== red ==
## AuctionSearch
module AuctionSearch(
  input         clock,
  input         reset,
  output        io_rewardIn_0_ready,
  input         io_rewardIn_0_valid,
  input  [7:0]  io_rewardIn_0_reward,
  input  [10:0] io_rewardIn_0_idx,
  input         io_rewardIn_0_last,
  output [10:0] io_agentIdx_0,
  input  [7:0]  io_price_0,
  output        io_rewardIn_1_ready,
  input         io_rewardIn_1_valid,
  input  [7:0]  io_rewardIn_1_reward,
  input  [10:0] io_rewardIn_1_idx,
  output [10:0] io_agentIdx_1,
  input  [7:0]  io_price_1,
  output        io_rewardIn_2_ready,
  input         io_rewardIn_2_valid,
  input  [7:0]  io_rewardIn_2_reward,
  input  [10:0] io_rewardIn_2_idx,
  output [10:0] io_agentIdx_2,
  input  [7:0]  io_price_2,
  output        io_rewardIn_3_ready,
  input         io_rewardIn_3_valid,
  input  [7:0]  io_rewardIn_3_reward,
  input  [10:0] io_rewardIn_3_idx,
  output [10:0] io_agentIdx_3,
  input  [7:0]  io_price_3,
  output        io_rewardIn_4_ready,
  input         io_rewardIn_4_valid,
  input  [7:0]  io_rewardIn_4_reward,
  input  [10:0] io_rewardIn_4_idx,
  output [10:0] io_agentIdx_4,
  input  [7:0]  io_price_4,
  output        io_rewardIn_5_ready,
  input         io_rewardIn_5_valid,
  input  [7:0]  io_rewardIn_5_reward,
  input  [10:0] io_rewardIn_5_idx,
  output [10:0] io_agentIdx_5,
  input  [7:0]  io_price_5,
  output        io_rewardIn_6_ready,
  input         io_rewardIn_6_valid,
  input  [7:0]  io_rewardIn_6_reward,
  input  [10:0] io_rewardIn_6_idx,
  output [10:0] io_agentIdx_6,
  input  [7:0]  io_price_6,
  output        io_rewardIn_7_ready,
  input         io_rewardIn_7_valid,
  input  [7:0]  io_rewardIn_7_reward,
  input  [10:0] io_rewardIn_7_idx,
  output [10:0] io_agentIdx_7,
  input  [7:0]  io_price_7,
  input         io_resultOut_ready,
  output        io_resultOut_valid,
  output [10:0] io_resultOut_winner,
  output [7:0]  io_resultOut_bid
);
For scale: roughly 7300 cells after synthesis, ~340 I/O pins, ~51000 sq um of cells after synthesis.
clock: 2.15 ns
lec_check: 0
abc_area: 1
cap_margin: 20
core_margin: 2
core_utilization: 72
cts_cluster_diameter: 249
max_routing_layer: met4
place_density_lb_addon: 0.02
setup_slack_margin: 0.37
slew_margin: 20
run.sh (not shown) runs the stock make flow with config.mk's settings and CLKGATE_MAP_FILE=.
red: aborted in clock tree synthesis (4_1_cts) (tool error)
Input-level comparison between blue and red:
# red
export LEC_CHECK = 0
export ABC_AREA = 1
export CAP_MARGIN = 20
export CORE_MARGIN = 2
export CORE_UTILIZATION = 72
export CTS_CLUSTER_DIAMETER = 249
export MAX_ROUTING_LAYER = met4
export PLACE_DENSITY_LB_ADDON = 0.02
export SETUP_SLACK_MARGIN = 0.37
export SLEW_MARGIN = 20
create_clock -name core_clock -period 2.15 [get_ports {clock}]
# blue
export LEC_CHECK = 0
export ABC_AREA = 1
export CAP_MARGIN = 20
export CORE_MARGIN = 2
export CORE_UTILIZATION = 72
export CTS_CLUSTER_DIAMETER = 249
export PLACE_DENSITY = 0.6
export SLEW_MARGIN = 20
create_clock -name core_clock -period 2.72 [get_ports {clock}]
Notes after the runs:
blue: flow complete, layout not clean; failing: negative setup slack
Diff red -> blue | placed standard-cell area | down by a few percent
Summary of blue over red: average cell area after synthesis neither gained nor lost much; detailed-placement wirelength estimate lost 4.6%; post-place setup slack picked up an extra 0.16 ns; horizontal die dimension neither gained nor lost much.
## Diff of input files: green against blue
# blue
export LEC_CHECK = 0
export ABC_AREA = 1
export CAP_MARGIN = 20
export CORE_MARGIN = 2
export CORE_UTILIZATION = 72
export CTS_CLUSTER_DIAMETER = 249
export PLACE_DENSITY = 0.6
export SLEW_MARGIN = 20
create_clock -name core_clock -period 2.72 [get_ports {clock}]
# green
export LEC_CHECK = 0
export CAP_MARGIN = 20
export CORE_MARGIN = 2
export CORE_UTILIZATION = 72
export PLACE_DENSITY = 0.79
export SLEW_MARGIN = 20
export TNS_END_PERCENT = 5
create_clock -name core_clock -period 3.25 [get_ports {clock}]
[summary]
Every stage of green finished as expected; the final checks, on the other hand, flagged negative setup slack, which means the layout fails.
Summary: with blue as the reference, placed wire-length estimate in green moved down by a few percent.
Sum of negative setup slack, blue and green, lower one = green.
Comparing blue and green, the higher total power is on blue.
#### Input delta (orange over green)
# green
export LEC_CHECK = 0
export CAP_MARGIN = 20
export CORE_MARGIN = 2
export CORE_UTILIZATION = 72
export PLACE_DENSITY = 0.79
export SLEW_MARGIN = 20
export TNS_END_PERCENT = 5
create_clock -name core_clock -period 3.25 [get_ports {clock}]
# orange
export LEC_CHECK = 0
export CAP_MARGIN = 20
export CORE_MARGIN = 2
export CORE_UTILIZATION = 72
export PLACE_DENSITY = 0.67
export SLEW_MARGIN = 35
create_clock -name core_clock -period 3.25 [get_ports {clock}]
Results
- Status: count of multi-input gates parity (orange, green)
- Measured against each other, green and orange differ in total of cells resized after clock tree synthesis, the lower figure coming from green.
- For the area of the multi-input gates, orange came in 830 sq um higher than green did.
- On orange: worst hold slack is 0.024 ns lower than what green gave.
- [orange] flow finished | final checks: failed | reasons: negative setup slack
diff inputs: orange => purple
# orange
export LEC_CHECK = 0
export CAP_MARGIN = 20
export CORE_MARGIN = 2
export CORE_UTILIZATION = 72
export PLACE_DENSITY = 0.67
export SLEW_MARGIN = 35
create_clock -name core_clock -period 3.25 [get_ports {clock}]
# purple
export LEC_CHECK = 0
export CAP_MARGIN = 20
export CORE_MARGIN = 2
export CORE_UTILIZATION = 40
export PLACE_DENSITY = 0.6
export SLEW_MARGIN = 20
create_clock -name core_clock -period 3.67 [get_ports {clock}]
- Per the final summary, purple finished and its layout is clean on timing, DRC and antenna.
- Transition time at the pin with the least slew margin came out higher on purple than on orange.
- Comparing delay of the slowest cell on the worst path for orange and purple, the smaller number came from purple.
- Going from orange to purple, total stage count of the critical path neither gained nor lost much; die span in x picked up an extra about 34%; register-to-register slack went up 0.63 ns; maximum fanout along the worst path now sits lower; post-synthesis cell count now sits at about the same level.
- purple vs. orange: initial antenna violation count went down by 1.
- Sort orange and purple by data arrival time of the critical path, ascending, and purple comes first.
- Comparing orange against purple, there is no change at all in Yosys chip area.
- Against orange as the reference, purple delivers a lower clock power.
Power figures rest on the tool's default switching activity, not on a simulated workload.
